## exp/violet
// reuleaux
module reuleaux(input logic clk, input logic rst_n, input logic [2:0] colour,
                input logic [7:0] centre_x, input logic [6:0] centre_y, input logic [7:0] diameter,
                input logic start, output logic done,
                output logic [7:0] vga_x, output logic [6:0] vga_y,
                output logic [2:0] vga_colour, output logic vga_plot);
localparam RESET = 4'b0000;
localparam CIRCLE_1 = 4'b0001;
localparam CIRCLE_2 = 4'b0010;
localparam CIRCLE_3 = 4'b0011;
localparam DONE = 4'b0100;
logic [7:0] corner_x1, corner_y1, corner_x2, corner_y2, corner_x3, corner_y3;
logic circle_1_start, circle_2_start, circle_3_start, circle_1_done, circle_2_done, circle_3_done, circle_1_plot, circle_2_plot, circle_3_plot; 
logic [7:0] circle_1_x, circle_2_x, circle_3_x;
logic [6:0] circle_1_y, circle_2_y, circle_3_y;
logic [3:0] state, next_state;
logic [2:0] circle_1_colour_out, circle_2_colour_out, circle_3_colour_out;
assign vga_colour = colour; 
assign corner_x1 = centre_x + (diameter / 2); 
assign corner_y1 = centre_y + (((diameter * 978122)/564719)/6);
assign corner_x2 = centre_x - (diameter / 2);
assign corner_y2 = centre_y + (((diameter * 978122)/564719)/6);
  ...
For scale: ~4,900 cells after synthesis, about 200 flip-flops, about 31,000 µm² of cells after synthesis.
clock: 25.4 ns
lec_check: 0
abc_area: 1
cap_margin: 20
core_aspect_ratio: 0.92
core_margin: 8
core_utilization: 72
cts_cluster_diameter: 50
cts_cluster_size: 10
max_routing_layer: met4
place_density_lb_addon: 0.2
setup_slack_margin: 5.0
slew_margin: 20
run.sh (not shown) runs the stock make flow with config.mk's settings and CLKGATE_MAP_FILE=.
exp/violet did not make it past global routing, where a tool error ended it.
Changes in exp/umber relative to exp/violet:
# exp/violet
export LEC_CHECK = 0
export ABC_AREA = 1
export CAP_MARGIN = 20
export CORE_ASPECT_RATIO = 0.92
export CORE_MARGIN = 8
export CORE_UTILIZATION = 72
export CTS_CLUSTER_DIAMETER = 50
export CTS_CLUSTER_SIZE = 10
export MAX_ROUTING_LAYER = met4
export PLACE_DENSITY_LB_ADDON = 0.2
export SETUP_SLACK_MARGIN = 5.0
export SLEW_MARGIN = 20
create_clock -name core_clock -period 25.4 [get_ports {clk}]
# exp/umber
export LEC_CHECK = 0
export ABC_AREA = 1
export CAP_MARGIN = 20
export CORE_MARGIN = 2
export CORE_UTILIZATION = 72
export CTS_CLUSTER_DIAMETER = 341
export PLACE_DENSITY_LB_ADDON = 0.2
export SETUP_SLACK_MARGIN = 5.0
export SLEW_MARGIN = 20
export TNS_END_PERCENT = 5
create_clock -name core_clock -period 18.5 [get_ports {clk}]
Findings:
Comparing exp/violet against exp/umber, there is no change at all in post-synthesis async set-or-reset flop share. The log for exp/umber ends in global routing with error GRT-0116, so the run never completed. On total core area, exp/violet and exp/umber are neck and neck. The initial core utilization of exp/umber and that of exp/violet are within noise of each other. Summary of the comparison: chip area is lower in exp/umber, relative to exp/violet. Number of register bits inferred by synthesis came out exactly the same in exp/violet and exp/umber. Delta(number of placed instances with taps included, exp/umber - exp/violet) > 0. Post-cts resize count in exp/umber vs exp/violet: down 158.
What exp/onyx does differently from exp/umber at the input level:
# exp/umber
export LEC_CHECK = 0
export ABC_AREA = 1
export CAP_MARGIN = 20
export CORE_MARGIN = 2
export CORE_UTILIZATION = 72
export CTS_CLUSTER_DIAMETER = 341
export PLACE_DENSITY_LB_ADDON = 0.2
export SETUP_SLACK_MARGIN = 5.0
export SLEW_MARGIN = 20
export TNS_END_PERCENT = 5
create_clock -name core_clock -period 18.5 [get_ports {clk}]
# exp/onyx
export LEC_CHECK = 0
export CAP_MARGIN = 20
export CORE_MARGIN = 2
export CORE_UTILIZATION = 40
export SETUP_SLACK_MARGIN = 5.0
export SLEW_MARGIN = 20
create_clock -name core_clock -period 33.4 [get_ports {clk}]
Results
exp/onyx vs exp/umber, post-detailed-placement half-perimeter wirelength went down by about 13%. As far as maximum root-to-sink buffer count goes, exp/onyx and exp/umber are indistinguishable; the numbers are identical. Number of instances resized during post-cts repair, exp/umber and exp/onyx: smaller value in exp/umber. Placed cell area was higher in exp/umber than in exp/onyx. Between exp/umber and exp/onyx, synthesized-area fraction occupied by and/or/nand/nor cells decreased. The flow did not stop early for exp/onyx: all stages ran, and the layout cleared the timing, design-rule and antenna checks. Measured against exp/onyx, the width of the die of exp/umber comes out at 0.76 times the reference value. The core footprint number comes out lower for exp/umber vs exp/onyx. Vertical extent of the die, exp/onyx vs exp/umber: up by more than a quarter. Per the comparison of exp/onyx with exp/umber, synthesized instance count shrank by about 21%, share of synthesized cell area in and-or and or-and compound cells went up by 11 points. Comparing exp/umber and exp/onyx, the higher synthesized area is on exp/umber.
--- input diff exp/onyx..exp/indigo ---
# exp/onyx
export LEC_CHECK = 0
export CAP_MARGIN = 20
export CORE_MARGIN = 2
export CORE_UTILIZATION = 40
export SETUP_SLACK_MARGIN = 5.0
export SLEW_MARGIN = 20
create_clock -name core_clock -period 33.4 [get_ports {clk}]
# exp/indigo
export LEC_CHECK = 0
export ABC_AREA = 1
export CAP_MARGIN = 20
export CORE_MARGIN = 2
export CORE_UTILIZATION = 66
export CTS_CLUSTER_DIAMETER = 341
export SETUP_SLACK_MARGIN = 5.0
export SLEW_MARGIN = 20
export TNS_END_PERCENT = 5
create_clock -name core_clock -period 18.5 [get_ports {clk}]
==> results <==
- exp/indigo: setup slack is 7.91 ns lower than what exp/onyx reported.
- Summary: with exp/onyx as the reference, number of nets at the end of the flow in exp/indigo moved up by more than a quarter.
- Core utilization before placement on exp/indigo is up relative to exp/onyx.
- [compare] base=exp/onyx new=exp/indigo: number of buffers outside the clock class in the layout up 511, post-route cell area picked up an extra about 10%, sequential share of layout area lost 1.4 points.
- exp/indigo vs exp/onyx: first-pass GRT wire length up by a little under 10%
- Changes observed in exp/indigo relative to exp/onyx: maximum number of pins on one net before global-route repair lost about 40%; met1 usage in global routing up 19 points.
- [flow] exp/indigo | stages: complete | final checks: fail | reason: setup timing

---

Setup of try-nickel:
Starting RTL as in the previous note.
Design reuleaux, start of the top module:
module reuleaux(input logic clk, input logic rst_n, input logic [2:0] colour,
                input logic [7:0] centre_x, input logic [6:0] centre_y, input logic [7:0] diameter,
                input logic start, output logic done,
                output logic [7:0] vga_x, output logic [6:0] vga_y,
                output logic [2:0] vga_colour, output logic vga_plot);
export LEC_CHECK = 0
export ABC_AREA = 1
export CAP_MARGIN = 5
export CORE_MARGIN = 10
export CORE_UTILIZATION = 40
export CTS_CLUSTER_DIAMETER = 324
export CTS_CLUSTER_SIZE = 99
export PLACE_DENSITY_LB_ADDON = 0.28
export SETUP_SLACK_MARGIN = -0.55
export SLEW_MARGIN = 20
export TNS_END_PERCENT = 5
create_clock -name core_clock -period 34.0 [get_ports {clk}]
Relative to try-nickel, the following input files were edited for try-violet:
- clearing PLACE_DENSITY_LB_ADDON, which used to be 0.28
- putting CORE_ASPECT_RATIO at 0.5 where nothing was set
[summary]
- Across try-nickel and try-violet, none had a timing, DRC or antenna violation.
- Diff try-nickel -> try-violet: number of placed instances, taps included essentially unchanged; buffering overhead increased 0.39 points.
- Reported for try-nickel and try-violet, total global routing overflow turned out identical to the last digit.
- The final HPWL from detailed placement in try-violet is 1.05 times that in try-nickel.
- Compared with try-nickel, try-violet shows cell area higher by 0.52%.
- Relative to try-nickel, the detailed route wirelength on metal2 measured on try-violet has increased by a little under 10%.
## Diff of input files: try-fjord against try-violet
- CORE_ASPECT_RATIO now 1.39, was 0.5
- CELL_PAD_IN_SITES_GLOBAL_PLACEMENT now 2, previously not set
- CORE_MARGIN now 2, was 10
- SETUP_SLACK_MARGIN no longer set, was -0.55
- TNS_END_PERCENT no longer set, was 5
- CAP_MARGIN now 0, was 5
- CTS_CLUSTER_DIAMETER now 158, was 324
- CTS_CLUSTER_SIZE no longer set, was 99
- MIN_ROUTING_LAYER now met2, previously not set
- GPL_ROUTABILITY_DRIVEN now 0, previously not set
- PLACE_DENSITY_LB_ADDON now 0.11, previously not set
- CORE_UTILIZATION now 51, was 40
## What came out
try-violet went all the way through synthesis, placement and routing and the layout is clean on timing, DRC and antenna.
try-fjord is listed as incomplete: the tool reported an error in global placement without I/O and the run ended there.
Re multiplexer area fraction after synthesis: no difference whatsoever between try-violet and try-fjord.
Re basic-gate share of the synthesized area counting and, or, nand and nor cells: no difference whatsoever between try-fjord and try-violet.
The core area in try-violet is 1.3 times that in try-fjord.
Total die size of try-fjord falls short of that of try-violet by more than a quarter.
### try-fjord -> try-garnet
- changing CORE_UTILIZATION from 51 to 47
- removing CELL_PAD_IN_SITES_GLOBAL_PLACEMENT (formerly 2)
- setting SETUP_SLACK_MARGIN to -0.45 for the first time
- removing CORE_ASPECT_RATIO (formerly 1.39)
- changing CAP_MARGIN from 0 to 20
- changing CORE_MARGIN from 2 to 9
- setting MAX_ROUTING_LAYER to met4 for the first time
- setting HOLD_SLACK_MARGIN to 0.07 for the first time
- removing PLACE_DENSITY_LB_ADDON (formerly 0.11)
- setting CELL_PAD_IN_SITES_DETAIL_PLACEMENT to 2 for the first time
- removing MIN_ROUTING_LAYER (formerly met2)
- removing CTS_CLUSTER_DIAMETER (formerly 158)
## What came out
Cell row count in try-garnet vs try-fjord: down 13. In the summary table, try-garnet is marked failed, with error DPL-0033 raised in detailed placement. For try-fjord, the flow was terminated by a tool error in global placement without I/O and produced no final design. try-garnet ended with more overall die width than try-fjord. Between try-garnet and try-fjord, it is try-garnet whose starting density of the core is lower, by 3.8 points. Chip area (try-garnet vs. try-fjord) increases by more than 10%.

---

reuleaux again, from the RTL that the note above started with.
export LEC_CHECK = 0
export ABC_AREA = 1
export CAP_MARGIN = 15
export CELL_PAD_IN_SITES_DETAIL_PLACEMENT = 1
export CORE_ASPECT_RATIO = 0.51
export CORE_MARGIN = 6
export CORE_UTILIZATION = 21
export CTS_CLUSTER_DIAMETER = 123
export CTS_CLUSTER_SIZE = 59
export GPL_ROUTABILITY_DRIVEN = 0
export HOLD_SLACK_MARGIN = 0.06
export MAX_ROUTING_LAYER = met4
export PLACE_DENSITY_LB_ADDON = 0.27
export SLEW_MARGIN = 5
create_clock -name core_clock -period 42.7 [get_ports {clk}]
The baseline went through all stages and came out clean.
Then changed:
CAP_MARGIN = 20   (was 15)
CELL_PAD_IN_SITES_DETAIL_PLACEMENT = not set   (was 1)
CORE_ASPECT_RATIO = not set   (was 0.51)
CORE_MARGIN = 2   (was 6)
CORE_UTILIZATION = 72   (was 21)
CTS_CLUSTER_DIAMETER = not set   (was 123)
CTS_CLUSTER_SIZE = not set   (was 59)
GPL_ROUTABILITY_DRIVEN = not set   (was 0)
HOLD_SLACK_MARGIN = not set   (was 0.06)
MAX_ROUTING_LAYER = not set   (was met4)
PLACE_DENSITY_LB_ADDON = not set   (was 0.27)
SLEW_MARGIN = 20   (was 5)
clock period = 35.2 ns   (was 42.7 ns; I/O delays follow)
First-iteration DRC count went up by 21%.
Cell area went down by 5.1%.
Via count went down by 1.2%.
Then changed:
ABC_AREA = not set   (was 1)
CORE_ASPECT_RATIO = 1.18   (was not set)
PLACE_DENSITY = 0.66   (was not set)
SETUP_SLACK_MARGIN = -2.0   (was not set)
clock period = 29.0 ns   (was 35.2 ns; I/O delays follow)
What happened: With this change the flow finished with negative setup slack left; register-to-register slack got worse by 6.3 ns; cell count drops by 15%; non-clock buffer count climbs by 334; clock skew hardly moves; setup slack got worse by 2.8 ns; via count drops by 3.2%.
Then changed:
CORE_ASPECT_RATIO = not set   (was 1.18)
CORE_UTILIZATION = 35   (was 72)
PLACE_DENSITY = not set   (was 0.66)
SETUP_SLACK_MARGIN = not set   (was -2.0)
clock period = 33.4 ns   (was 29.0 ns; I/O delays follow)
After rerunning: Now the flow passed the timing, design-rule and antenna checks; via count fell by 9.8%; non-clock buffer count went down by 228; synthesized cell count is unchanged; count of clock-buffer cells in the layout rose by 1; setup slack gets better by 2.0 ns; synthesized area is unchanged; first-iteration DRC count went down by 30%.
Then changed:
CORE_UTILIZATION = 61   (was 35)
SETUP_SLACK_MARGIN = 5.0   (was not set)
clock period = 20.3 ns   (was 33.4 ns; I/O delays follow)
What happened:
- With this change the flow finished with negative setup slack left
- clock skew hardly moves
- setup slack degrades by 6.3 ns
- global-route usage rose by 21 points
